==> inputs of run a <==
==> flow/design.v <==
module pwm #(
    parameter step = 10000
)(
    input logic clk, 
    input logic rst,
    input integer duty_cycle,  
    output logic pwm_out
);
    integer pwm_on;
    localparam integer scalar = step/100;
    int pwm_count;
    logic switch;
    always_ff @(posedge clk) begin
        if (rst) begin
            pwm_on <= 0;
            pwm_count <= 0;
            switch <= 0;
        end
        else begin
        pwm_on <= duty_cycle*scalar;
        if (duty_cycle >= 99 || duty_cycle <= 1) begin
            if (duty_cycle >= 99) begin
                switch <= 0;
            end
            if (duty_cycle <= 1) begin
                switch <= 1;
            end
        end
        else begin
            if (pwm_count > pwm_on - 1) begin
                switch <= 1;
                if (pwm_count > step - 1) begin
                    pwm_count <= 0;
                    switch <= 0;
                end
                else begin
                    pwm_count <= pwm_count + 1;
                end
            end
            else begin
                pwm_count <= pwm_count + 1;
            end
        end
        end
    end
    assign pwm_out = (switch) ? 1'b1 : 1'b0;
endmodule
module ramp #(
    parameter step = 2000000,  
    parameter [0:6] steps = 7'b0011100,  
    parameter int n_steps = $bits(steps)
)(
    input logic clk,
    input logic rst,
    output int pwm_value
);
    integer stage;  
    integer count;  
    integer pwm_count;  
    localparam integer substep = step / 100;
    function automatic integer rate(input integer i);
        integer next;
        integer current;
        begin
            if (i < n_steps - 1) next = steps[i + 1] ? 100 : 0;
            else next = steps[0] ? 100 : 0;
            current = steps[i] ? 100 : 0;
            rate = (next - current) / 100;
        end
    endfunction
    integer stage_rate;
    always_comb begin
        stage_rate = 0;
        for (int i = 0; i < n_steps; i++)
            if (stage == i) stage_rate = rate(i);
    end
    always_ff @(posedge clk) begin
        if (rst) begin
            stage <= 0;
            count <= 0;
            pwm_count <= 0;
            if (steps[0]) pwm_value <= 100;
            else pwm_value <= 0;
        end
        else begin
        pwm_count <= pwm_count + 1;
        if (pwm_count == substep - 1) begin
            pwm_value <= pwm_value + stage_rate;
            pwm_count <= 0;
        end
        count <= count + 1;  
        if (count == step) begin
            count <= 0;  
            if (stage < n_steps - 1) begin
                stage <= stage + 1;
            end 
            else begin
                stage <= 0;
                if (steps[0]) pwm_value <= 100;
                else pwm_value <= 0;
            end
        end
        end
    end
endmodule
module top(
    input logic clk,
    input logic rst,
    output logic    RGB_G,
    output logic    RGB_R,
    output logic    RGB_B
);
    logic red_out;
    integer red;
    logic green_out;
    integer green;
    logic blue_out;
    integer blue;
    ramp #(
        .steps (7'b1100011)
    )
    u1 (
        .clk (clk),
        .rst (rst),
        .pwm_value (red)
    );
    ramp #(
        .steps (7'b0111000)
    )
    u2 (
            .clk (clk),
            .rst (rst),
            .pwm_value (green)
        );
    ramp #(
        .steps (7'b0001110)
    )
    u3 (
        .clk (clk),
        .rst (rst),
        .pwm_value (blue)
    );
    pwm u4 (
        .clk (clk),
        .rst (rst),
        .duty_cycle (red),
        .pwm_out (red_out)
    );
    assign RGB_R = red_out;
    pwm u5 (
        .clk (clk),
        .rst (rst),
        .duty_cycle (green),
        .pwm_out (green_out)
    );
    assign RGB_G = green_out;
    pwm u6 (
        .clk (clk),
        .rst (rst),
        .duty_cycle (blue),
        .pwm_out (blue_out)
    );
    assign RGB_B = blue_out;
endmodule
==> flow/run.sh <==
#!/bin/bash
# the make line also repeats each setting of config.mk as NAME=value (left out here)
make -C /OpenROAD-flow-scripts/flow DESIGN_CONFIG=/design/flow/config.mk WORK_HOME=/design/flow/orfs CLKGATE_MAP_FILE= finish
==> flow/config.mk <==
export PLATFORM = sky130hd
export DESIGN_NAME = top
export DESIGN_NICKNAME = top
export VERILOG_FILES = /design/flow/design.v
export SDC_FILE = /design/flow/constraint.sdc
export NUM_CORES = 4
export LEC_CHECK = 0
export ABC_AREA = 0
export CAP_MARGIN = 20
export CELL_PAD_IN_SITES_DETAIL_PLACEMENT = 2
export CELL_PAD_IN_SITES_GLOBAL_PLACEMENT = 1
export CORE_ASPECT_RATIO = 0.9
export CORE_MARGIN = 2
export CORE_UTILIZATION = 15
export CTS_CLUSTER_SIZE = 97
export GPL_TIMING_DRIVEN = 0
export MIN_ROUTING_LAYER = met2
export SETUP_SLACK_MARGIN = 0.26
export SLEW_MARGIN = 25
export TNS_END_PERCENT = 75
==> flow/constraint.sdc <==
create_clock -name core_clock -period 7.5 [get_ports {clk}]
set_input_delay 1.5000 -clock core_clock [delete_from_list [all_inputs] [get_ports {clk}]]
set_output_delay 1.5000 -clock core_clock [all_outputs]
set_load 0.01 [all_outputs]
==> inputs of run b, as changes to run a <==
- ABC_AREA: 0 -> not set
- CELL_PAD_IN_SITES_DETAIL_PLACEMENT: 2 -> not set
- CELL_PAD_IN_SITES_GLOBAL_PLACEMENT: 1 -> not set
- CORE_ASPECT_RATIO: 0.9 -> not set
- CORE_UTILIZATION: 15 -> 72
- CTS_CLUSTER_SIZE: 97 -> not set
- GPL_TIMING_DRIVEN: 0 -> not set
- MIN_ROUTING_LAYER: met2 -> not set
- PLACE_DENSITY_LB_ADDON: not set -> 0.26
- SETUP_SLACK_MARGIN: 0.26 -> not set
- SLEW_MARGIN: 25 -> 20
- TNS_END_PERCENT: 75 -> not set
==> flow/constraint.sdc (replaced) <==
create_clock -name core_clock -period 4.17 [get_ports {clk}]
set_input_delay 0.8340 -clock core_clock [delete_from_list [all_inputs] [get_ports {clk}]]
set_output_delay 0.8340 -clock core_clock [all_outputs]
set_load 0.01 [all_outputs]
==> inputs of run c, as changes to run a <==
- CELL_PAD_IN_SITES_DETAIL_PLACEMENT: 2 -> not set
- CELL_PAD_IN_SITES_GLOBAL_PLACEMENT: 1 -> not set
- CORE_ASPECT_RATIO: 0.9 -> 1.48
- CORE_UTILIZATION: 15 -> 70
- GPL_TIMING_DRIVEN: 0 -> not set
- MIN_ROUTING_LAYER: met2 -> not set
- SETUP_SLACK_MARGIN: 0.26 -> 0.53
- SLEW_MARGIN: 25 -> 20
==> flow/constraint.sdc (replaced) <==
create_clock -name core_clock -period 3.88 [get_ports {clk}]
set_input_delay 0.7760 -clock core_clock [delete_from_list [all_inputs] [get_ports {clk}]]
set_output_delay 0.7760 -clock core_clock [all_outputs]
set_load 0.01 [all_outputs]
==> README.md <==
| Step | Quantity | Value |
|---|---|---|
| run status | Outcome | complete, but fails checks |
| run status | Causes of the layout check failure | negative setup slack |
| setup path | Critical path capture point | u6.pwm_count[9] |
| timing | Setup-failing EPs final | 99 |
| place | DPL Wire Length | 63.4 mm |
| setup path | Crit path required time | 4.40 ns |
| cells and area | Number of clock buffer instances in the layout | 77 |
| timing | Post-route worst setup slack | -0.453 ns |
| detailed routing | Detailed-route wire length on metal 1 | 36.6 mm |
| cells and area | Layout net count | 5,743 |
That was run c.
==> README.md <==
| Step | Quantity | Value |
|---|---|---|
| timing | Post-route worst setup slack | -0.157 ns |
| setup path | Crit path required time | 4.70 ns |
| run status | Causes of the layout check failure | negative setup slack |
| cells and area | Layout net count | 5,536 |
| cells and area | Number of clock buffer instances in the layout | 87 |
| place | DPL Wire Length | 58.7 mm |
| timing | Setup-failing EPs final | 33 |
| detailed routing | Detailed-route wire length on metal 1 | 38.1 mm |
| yosys | Share of the synthesized netlist area taken by xor and xnor gates | 0.122 |
| run status | Outcome | complete, but fails checks |
That was run b.
==> README.md <==
| Step | Quantity | Value |
|---|---|---|
| timing | Post-route worst setup slack | 2.16 ns |
| timing | Worst Max-Slew Pin Slew | 1.13 ns |
| timing | Setup-failing EPs final | 0 |
| setup path | Crit path required time | 8.02 ns |
| run status | Outcome | complete, no violations |
| cells and area | Number of clock buffer instances in the layout | 109 |
| timing | Max transition margin | 0.228 |
| place | DPL Wire Length | 89.1 mm |
| detailed routing | Detailed-route wire length on metal 1 | 0 um |
| cells and area | Layout net count | 5,535 |
That was run a.

---

==> job 444: inputs <==
RTL: the design.v shown in full above, as it stands there.
make LEC_CHECK=0 CAP_MARGIN=20 CORE_MARGIN=2 CORE_UTILIZATION=65 SLEW_MARGIN=20 finish   # period 4.44 ns
run.sh (not shown) runs the stock make flow with config.mk's settings and CLKGATE_MAP_FILE=.
==> job 9198: changes against job 444 <==
--- a/flow/config.mk
+++ b/flow/config.mk
@@ -9,3 +9,5 @@
 export CORE_MARGIN = 2
-export CORE_UTILIZATION = 65
+export CORE_UTILIZATION = 72
+export PLACE_DENSITY_LB_ADDON = 0.02
+export SETUP_SLACK_MARGIN = 1.46
 export SLEW_MARGIN = 20
==> flow/constraint.sdc (replaced) <==
create_clock -name core_clock -period 4.94 [get_ports {clk}]
set_input_delay 0.9880 -clock core_clock [delete_from_list [all_inputs] [get_ports {clk}]]
set_output_delay 0.9880 -clock core_clock [all_outputs]
set_load 0.01 [all_outputs]
==> impl_metrics.csv <==
group,metric,value,unit
sta,worst_slack,-0.0278,ns
floorplan,rows,90,
final_layout,logic_area,26500,sq um
cts,ctsResizeCount,12,
final_layout,fill_cells,4882,
status,violations,"setup timing",
final_layout,stdcell_count,5743,
pwr,ir_drop,333,uV
routing,highest_layer,"met4",
worst_setup_path,crit_end,"u6.pwm_count[5]$_SDFFE_PP0N_",
sta,setup_violations,7,
status,outcome,"failed layout checks",
sta,clock_skew,0.0242,ns
grt,use_met1,0.344,
pwr,p_leak,20.1,nW
# the run above: job 444

==> impl_metrics.csv <==
group,metric,value,unit
worst_setup_path,crit_end,"u6.pwm_count[19]$_SDFFE_PP0N_",
cts,ctsResizeCount,342,
status,outcome,"no timing/DRC/antenna violations",
pwr,ir_drop,346,uV
synth,top_logic_kind,"simple AND/OR/NAND/NOR gates",
sta,setup_violations,0,
cts,post-cts-setup-buffer-count,176,
final_layout,fill_cells,2410,
sta,clock_skew,0.0308,ns
final_layout,stdcell_count,5904,
sta,worst_slack,0.457,ns
final_layout,logic_area,29400,sq um
pwr,combinationalPower,0.000248,W
routing,highest_layer,"met5",
cts,cts_tree,"done",
floorplan,rows,86,
# the run above: job 9198


---

==> inputs of run Z <==
RTL: the design.v shown in full above, as it stands there.
export LEC_CHECK = 0
export ABC_AREA = 1
export CAP_MARGIN = 20
export CELL_PAD_IN_SITES_GLOBAL_PLACEMENT = 1
export CORE_ASPECT_RATIO = 1.8
export CORE_MARGIN = 2
export CORE_UTILIZATION = 51
export CTS_CLUSTER_DIAMETER = 170
export GPL_ROUTABILITY_DRIVEN = 0
export MAX_ROUTING_LAYER = met4
export PLACE_DENSITY_LB_ADDON = 0.22
export SETUP_SLACK_MARGIN = 1.25
export SLEW_MARGIN = 0
create_clock -name core_clock -period 5.95 [get_ports {clk}]
==> run F (differences from run Z) <==
- ABC_AREA: 1 -> default
- CAP_MARGIN: 20 -> 0
- CELL_PAD_IN_SITES_GLOBAL_PLACEMENT: 1 -> default
- CORE_ASPECT_RATIO: 1.8 -> default
- CORE_UTILIZATION: 51 -> 72
- CTS_CLUSTER_DIAMETER: 170 -> default
- CTS_CLUSTER_SIZE: default -> 26
- GPL_ROUTABILITY_DRIVEN: 0 -> default
- MAX_ROUTING_LAYER: met4 -> default
- PLACE_DENSITY_LB_ADDON: 0.22 -> 0.02
- SETUP_SLACK_MARGIN: 1.25 -> 1.46
- SLEW_MARGIN: 0 -> 20
==> flow/constraint.sdc (replaced) <==
create_clock -name core_clock -period 4.94 [get_ports {clk}]
set_input_delay 0.9880 -clock core_clock [delete_from_list [all_inputs] [get_ports {clk}]]
set_output_delay 0.9880 -clock core_clock [all_outputs]
set_load 0.01 [all_outputs]
==> run H (differences from run Z) <==
- ABC_AREA: 1 -> 0
- CAP_MARGIN: 20 -> 40
- CELL_PAD_IN_SITES_GLOBAL_PLACEMENT: 1 -> default
- CORE_ASPECT_RATIO: 1.8 -> default
- CORE_UTILIZATION: 51 -> 72
- CTS_CLUSTER_DIAMETER: 170 -> 209
- GPL_ROUTABILITY_DRIVEN: 0 -> default
- MAX_ROUTING_LAYER: met4 -> default
- PLACE_DENSITY: default -> 0.38
- PLACE_DENSITY_LB_ADDON: 0.22 -> default
- SETUP_SLACK_MARGIN: 1.25 -> -0.03
- SLEW_MARGIN: 0 -> 20
==> flow/constraint.sdc (replaced) <==
create_clock -name core_clock -period 3.56 [get_ports {clk}]
set_input_delay 0.7120 -clock core_clock [delete_from_list [all_inputs] [get_ports {clk}]]
set_output_delay 0.7120 -clock core_clock [all_outputs]
set_load 0.01 [all_outputs]
==> results.json <==
{
  "outcome": "no timing/DRC/antenna violations",
  "setup_viol": 0,
  "cts.htree.levels": 3,
  "internal-power_mw": 7.568,
  "timing.rr.start": "u6.pwm_on[4]$_SDFF_PP0_",
  "antenna_cells": 0,
  "clkPwrFrac_pct": 50.0,
  "path_max_fanout": 8,
  "fill_cells": 2674,
  "antenna_found_initial": 0
}
[end of results for run F]
==> results.json <==
{
  "outcome": "no timing/DRC/antenna violations",
  "clkPwrFrac_pct": 50.2,
  "antenna_found_initial": 0,
  "path_max_fanout": 30,
  "fill_cells": 9176
}
[end of results for run Z]
==> results.json <==
{
  "check-failures": "setup timing",
  "outcome": "finished with violations",
  "antenna_cells": 1,
  "setup_slack_ns": -0.9645,
  "setup_viol": 178
}
[end of results for run H]
Power is estimated from default activity; no workload was simulated.
